## colour_change
module colour_change #
(
    parameter DATA_WIDTH = 24  
)
(
    input  wire                   clk,
    input  wire                   n_rst,
    input  wire [DATA_WIDTH-1:0] i_vid_data,
    input  wire                  i_vid_hsync,
    input  wire                  i_vid_vsync,
    input  wire                  i_vid_VDE,
    output reg [DATA_WIDTH-1:0] o_vid_data,
    output reg                  o_vid_hsync,
    output reg                  o_vid_vsync,
    output reg                  o_vid_VDE,
    input wire [3:0] btn,
    input wire [3:0] sw,
    output wire [3:0] led 
);
 assign led = 4'd0;
 wire [23:0] out1, out2,out3;
   wire hsync, vsync, vde, hsync2, vsync2, vde2, hsync3, vsync3, vde3;
   always@* begin
       case(sw)
           4'd1:begin o_vid_data=out1;
           o_vid_hsync = hsync;
           o_vid_vsync = vsync;
           o_vid_VDE = vde;
           end
           4'd2: begin 
            o_vid_data=out2;
            o_vid_hsync = hsync2;
            o_vid_vsync = vsync2;
            o_vid_VDE = vde2;
           end
           4'd3: begin 
           o_vid_data=out3;
           o_vid_hsync = hsync3;
           o_vid_vsync = vsync3;
           o_vid_VDE = vde3;
          end
          default: begin
           o_vid_data=i_vid_data;
           o_vid_hsync = i_vid_hsync;
           o_vid_vsync = i_vid_vsync;
           o_vid_VDE = i_vid_VDE;
           end
       endcase
   end
  ...
Size in the first run: roughly 3,200 cells after synthesis, ~180 flip-flops, roughly 68 I/O pins.
clock: 10.1 ns
lec_check: 0
abc_area: 1
cap_margin: 20
cell_pad_in_sites_detail_placement: 2
core_aspect_ratio: 1.64
core_margin: 2
core_utilization: 40
cts_cluster_diameter: 398
gpl_routability_driven: 0
gpl_timing_driven: 1
hold_slack_margin: 0.29
setup_slack_margin: 2.19
slew_margin: 35
tns_end_percent: 85
run.sh (not shown) runs the stock make flow with config.mk's settings and CLKGATE_MAP_FILE=.
The starting point never finished: it broke off in 3_5_place_dp.
Rerun with:
ABC_AREA = 0   (was 1)
CORE_MARGIN = 7   (was 2)
CORE_UTILIZATION = 46   (was 40)
GPL_TIMING_DRIVEN = 0   (was 1)
HOLD_SLACK_MARGIN = default   (was 0.29)
PLACE_DENSITY_LB_ADDON = 0.29   (was default)
The changed run did not get past 4_1_cts, error DPL-0033.
Area after synthesis climbs by 8.1%.
Synthesized cell count drops by 4.0%.
Die area climbs by 2.3%.
Rerun with:
ABC_AREA = default   (was 0)
CELL_PAD_IN_SITES_DETAIL_PLACEMENT = default   (was 2)
CORE_ASPECT_RATIO = default   (was 1.64)
CORE_MARGIN = 2   (was 7)
CORE_UTILIZATION = 40   (was 46)
CTS_CLUSTER_DIAMETER = default   (was 398)
PLACE_DENSITY_LB_ADDON = default   (was 0.29)
SETUP_SLACK_MARGIN = default   (was 2.19)
TNS_END_PERCENT = default   (was 85)
clock period = 20.0 ns   (was 10.1 ns; I/O delays follow)
Outcome:
- The changed run ran to the end with no violations
- synthesized area does not change
- die area is higher by a few percent
- synthesized cell count stays the same

========
Starting RTL as in the previous note.
==> flow/config.mk <==
export PLATFORM = sky130hd
export DESIGN_NAME = colour_change
export DESIGN_NICKNAME = colour_change
export VERILOG_FILES = /design/flow/design.v
export SDC_FILE = /design/flow/constraint.sdc
export NUM_CORES = 4
export LEC_CHECK = 0
export CAP_MARGIN = 20
export CORE_MARGIN = 2
export CORE_UTILIZATION = 66
export SETUP_SLACK_MARGIN = 3.89
export SLEW_MARGIN = 20
==> flow/constraint.sdc <==
create_clock -name core_clock -period 14.9 [get_ports {clk}]
set_input_delay 2.9800 -clock core_clock [delete_from_list [all_inputs] [get_ports {clk}]]
set_output_delay 2.9800 -clock core_clock [all_outputs]
set_load 0.01 [all_outputs]
The starting point ran to the end with violations: max-capacitance violations, max-slew violations, negative setup slack.
Then changed:
CORE_UTILIZATION = 19   (was 66)
SETUP_SLACK_MARGIN = unset   (was 3.89)
clock period = 22.0 ns   (was 14.9 ns; I/O delays follow)
=>
- The changed run produced a clean layout
- final area came out lower by 18%
- synthesized cell count does not change
- register-to-register slack gets better by 6.3 ns
- worst setup slack gets better by 5.4 ns
- die size goes up to 3.4 times its value
- wire length came out lower by 39%
- cell count climbs by 19%
- area after synthesis is unchanged
Then changed:
CORE_UTILIZATION = 70   (was 19)
CTS_CLUSTER_SIZE = 37   (was unset)
SETUP_SLACK_MARGIN = 0.42   (was unset)
clock period = 13.5 ns   (was 22.0 ns; I/O delays follow)
This time the run ended with an error in global routing (5_1_grt).
Area after synthesis is unchanged.
Die area came out lower by 72%.
Synthesized cell count does not change.
Then changed:
ABC_AREA = 1   (was unset)
CORE_UTILIZATION = 72   (was 70)
CTS_CLUSTER_SIZE = unset   (was 37)
SETUP_SLACK_MARGIN = unset   (was 0.42)
clock period = 22.0 ns   (was 13.5 ns; I/O delays follow)
Now the flow ran to the end with no violations.
Synthesized area shrinks by about 7.5%.
Die area shrinks by about 10%.
Synthesized cell count grows by 4.1%.
Then changed:
clock period = 13.4 ns   (was 22.0 ns; I/O delays follow)
What happened: Setup slack is worse by 4.8 ns. Global-route usage goes up by 1.7 points. Register-to-register slack is worse by 7.7 ns. Cell area goes up by 6.9%. Flip-flop count is unchanged.

========
colour_change again, from the RTL that the note above started with.
Settings: LEC_CHECK=0, CAP_MARGIN=20, CORE_ASPECT_RATIO=0.65, CORE_MARGIN=2, CORE_UTILIZATION=40, GPL_TIMING_DRIVEN=0, SLEW_MARGIN=20; clock period 20.0 ns.
Then changed:
Settings changed: ABC_AREA set to 0, CORE_ASPECT_RATIO 0.65 to not set, CORE_UTILIZATION 40 to 25, CTS_CLUSTER_DIAMETER set to 281, CTS_CLUSTER_SIZE set to 99, GPL_TIMING_DRIVEN 0 to not set, HOLD_SLACK_MARGIN set to 0.28, PLACE_DENSITY set to 0.82.
=> Setup slack improved by 730 ps; via count came out higher by 1.7%; die size came out higher by 59%; critical path depth came out lower by 2; synthesized area does not change; core utilization came out lower by 16 points.
Then changed:
Settings changed: ABC_AREA 0 to 1, CORE_UTILIZATION 25 to 37, HOLD_SLACK_MARGIN 0.28 to not set.
=> Sequential cell count is unchanged; cell area falls by about 9%; worst setup slack gains 1800 ps.
Then changed:
Settings changed: ABC_AREA 1 to 0, CORE_UTILIZATION 37 to 64, PLACE_DENSITY 0.82 to 0.56.
Outcome: Cell count decreases by 12%; cell area increases by 5.3%; setup slack gets worse by 1800 ps; routed wire length increases by 28%; core utilization increases by 27 points; maximum frequency decreases by 9.9%; non-clock buffer count increases by 11.
Then changed:
Settings changed: ABC_AREA 0 to not set, CAP_MARGIN 20 to 5, CELL_PAD_IN_SITES_DETAIL_PLACEMENT set to 2, CORE_ASPECT_RATIO set to 0.65, CORE_UTILIZATION 64 to 40, CTS_CLUSTER_DIAMETER 281 to not set, CTS_CLUSTER_SIZE 99 to 40, GPL_ROUTABILITY_DRIVEN set to 1, GPL_TIMING_DRIVEN set to 1, HOLD_SLACK_MARGIN set to -0.09, PLACE_DENSITY 0.56 to not set, SETUP_SLACK_MARGIN set to 5.0, SLEW_MARGIN 20 to 25, TNS_END_PERCENT set to 35.
The new run never finished: it broke off in 5_1_grt, error GRT-0232.
Synthesized area is unchanged.
Synthesized cell count does not change.
Die area rose by well over a third.

========
== run A ==
colour_change again, from the RTL that the note above started with.
clock: 12.7 ns
lec_check: 0
abc_area: 1
cap_margin: 20
core_margin: 2
core_utilization: 72
cts_cluster_diameter: 184
cts_cluster_size: 98
place_density: 0.38
slew_margin: 20
No crash in run A: every stage finished, but the layout fails its final checks due to negative setup slack.
#### Input delta (run B over run A)
# run A
export LEC_CHECK = 0
export ABC_AREA = 1
export CAP_MARGIN = 20
export CORE_MARGIN = 2
export CORE_UTILIZATION = 72
export CTS_CLUSTER_DIAMETER = 184
export CTS_CLUSTER_SIZE = 98
export PLACE_DENSITY = 0.38
export SLEW_MARGIN = 20
create_clock -name core_clock -period 12.7 [get_ports {clk}]
# run B
export LEC_CHECK = 0
export ABC_AREA = 1
export CAP_MARGIN = 20
export CORE_MARGIN = 2
export CORE_UTILIZATION = 72
export PLACE_DENSITY_LB_ADDON = 0.1
export SETUP_SLACK_MARGIN = 3.99
export SLEW_MARGIN = 20
create_clock -name core_clock -period 13.4 [get_ports {clk}]
==> results <==
Tool error GRT-0232 stopped run B during 5_1_grt; no final results.
Post-synthesis simple-gate area fraction: run B vs run A identical
Diff run A -> run B: pre-CTS setup slack rose 0.79 ns; die area about even; synthesis area per yosys about even; total of cells resized after clock tree synthesis rose about 500%.
~same gate count after technology mapping in run A and run B
Run B vs run A: instance area after placement up slightly
Re global placer's final weighted congestion: run A and run B aren't equal, and the higher value belongs to run B.
Between run B and run A, the sum of net half-perimeters after detailed placement figures differ only marginally.
Buffers inserted during post-CTS setup optimization for run B is higher than for run A.
Setup changes, run B to run C
# run B
export LEC_CHECK = 0
export ABC_AREA = 1
export CAP_MARGIN = 20
export CORE_MARGIN = 2
export CORE_UTILIZATION = 72
export PLACE_DENSITY_LB_ADDON = 0.1
export SETUP_SLACK_MARGIN = 3.99
export SLEW_MARGIN = 20
create_clock -name core_clock -period 13.4 [get_ports {clk}]
# run C
export LEC_CHECK = 0
export ABC_AREA = 1
export CAP_MARGIN = 20
export CORE_MARGIN = 2
export CORE_UTILIZATION = 72
export CTS_CLUSTER_DIAMETER = 184
export CTS_CLUSTER_SIZE = 98
export SLEW_MARGIN = 20
export TNS_END_PERCENT = 5
create_clock -name core_clock -period 13.4 [get_ports {clk}]
==> results <==
Run C finished every stage and its layout cleared the timing, design-rule and antenna checks. Run C vs run B: sum of net half-perimeters after detailed placement down slightly. Comparing run C against run B, there is no change at all in post-synthesis sequential element count. X dimension of the die: run B vs run C identical. Run B has higher worst slack at placement than run C. Total standard cell area after synthesis: run C vs run B identical. Compared with run B, run C shows a lower count of buffers added by post-CTS timing repair for setup.
Input-level comparison between run D and run C:
# run C
export LEC_CHECK = 0
export ABC_AREA = 1
export CAP_MARGIN = 20
export CORE_MARGIN = 2
export CORE_UTILIZATION = 72
export CTS_CLUSTER_DIAMETER = 184
export CTS_CLUSTER_SIZE = 98
export SLEW_MARGIN = 20
export TNS_END_PERCENT = 5
create_clock -name core_clock -period 13.4 [get_ports {clk}]
# run D
export LEC_CHECK = 0
export ABC_AREA = 1
export CAP_MARGIN = 20
export CORE_MARGIN = 2
export CORE_UTILIZATION = 72
export PLACE_DENSITY_LB_ADDON = 0.11
export SETUP_SLACK_MARGIN = 2.15
export SLEW_MARGIN = 20
create_clock -name core_clock -period 13.4 [get_ports {clk}]
## What came out
The flow ended early for run D: it failed with a tool error in 5_1_grt. Summary of run D over run C: total cells reported by yosys after synthesis was more or less identical; number of placed cells counting well taps now smaller; post-synthesis chip area from yosys essentially unchanged; setup slack after placement +0.27 ns; placed instance area went up by 190 um^2. Compared with run C, in run D cell count after synthesis now sits at about the same level, count of unique library cells instantiated by Yosys roughly the same, number of buffers inserted by hold repair at cts stayed essentially flat, number of resized instances in the post-cts repair step grew by 471. The detailed placement HPWL of run D was inferior to that of run C. Fraction of the mapped netlist area in simple logic gates across run C and run D: no real change.
Changes in run E relative to run D:
# run D
export LEC_CHECK = 0
export ABC_AREA = 1
export CAP_MARGIN = 20
export CORE_MARGIN = 2
export CORE_UTILIZATION = 72
export PLACE_DENSITY_LB_ADDON = 0.11
export SETUP_SLACK_MARGIN = 2.15
export SLEW_MARGIN = 20
create_clock -name core_clock -period 13.4 [get_ports {clk}]
# run E
export LEC_CHECK = 0
export CAP_MARGIN = 20
export CORE_MARGIN = 2
export CORE_UTILIZATION = 40
export SLEW_MARGIN = 20
create_clock -name core_clock -period 20.0 [get_ports {clk}]
Notes after the runs:
Per the final summary, run E finished and its layout is clean on timing, DRC and antenna. Compared with run D, run E shows a higher HPWL after detailed placement. Relative to run D, die area increased by about 90% in run E. Run E ends up with higher synthesized area than run D does. Fraction of the mapped netlist area in compound gates: lower on run D. Delta (run E minus run D): arithmetic-cell share of the synthesized area counting full adders, half adders and majority gates fell by 0.44 points, synthesized cell count now sits lower. Sort run D and run E by synthesized chip area reported by yosys, ascending, and run D comes first.
Modified inputs, run F compared to run E
# run E
export LEC_CHECK = 0
export CAP_MARGIN = 20
export CORE_MARGIN = 2
export CORE_UTILIZATION = 40
export SLEW_MARGIN = 20
create_clock -name core_clock -period 20.0 [get_ports {clk}]
# run F
export LEC_CHECK = 0
export CAP_MARGIN = 5
export CORE_ASPECT_RATIO = 0.65
export CORE_MARGIN = 2
export CORE_UTILIZATION = 40
export CTS_CLUSTER_SIZE = 19
export GPL_ROUTABILITY_DRIVEN = 0
export GPL_TIMING_DRIVEN = 0
export SETUP_SLACK_MARGIN = 5.0
export SLEW_MARGIN = 25
create_clock -name core_clock -period 20.0 [get_ports {clk}]
- Number of resized instances in the post-cts repair step (lower): run E
- Run F vs. run E: logic share of the area now sits lower, total number of placement rows now sits lower, pre-CTS setup slack now sits higher, area after detailed placement now sits higher.
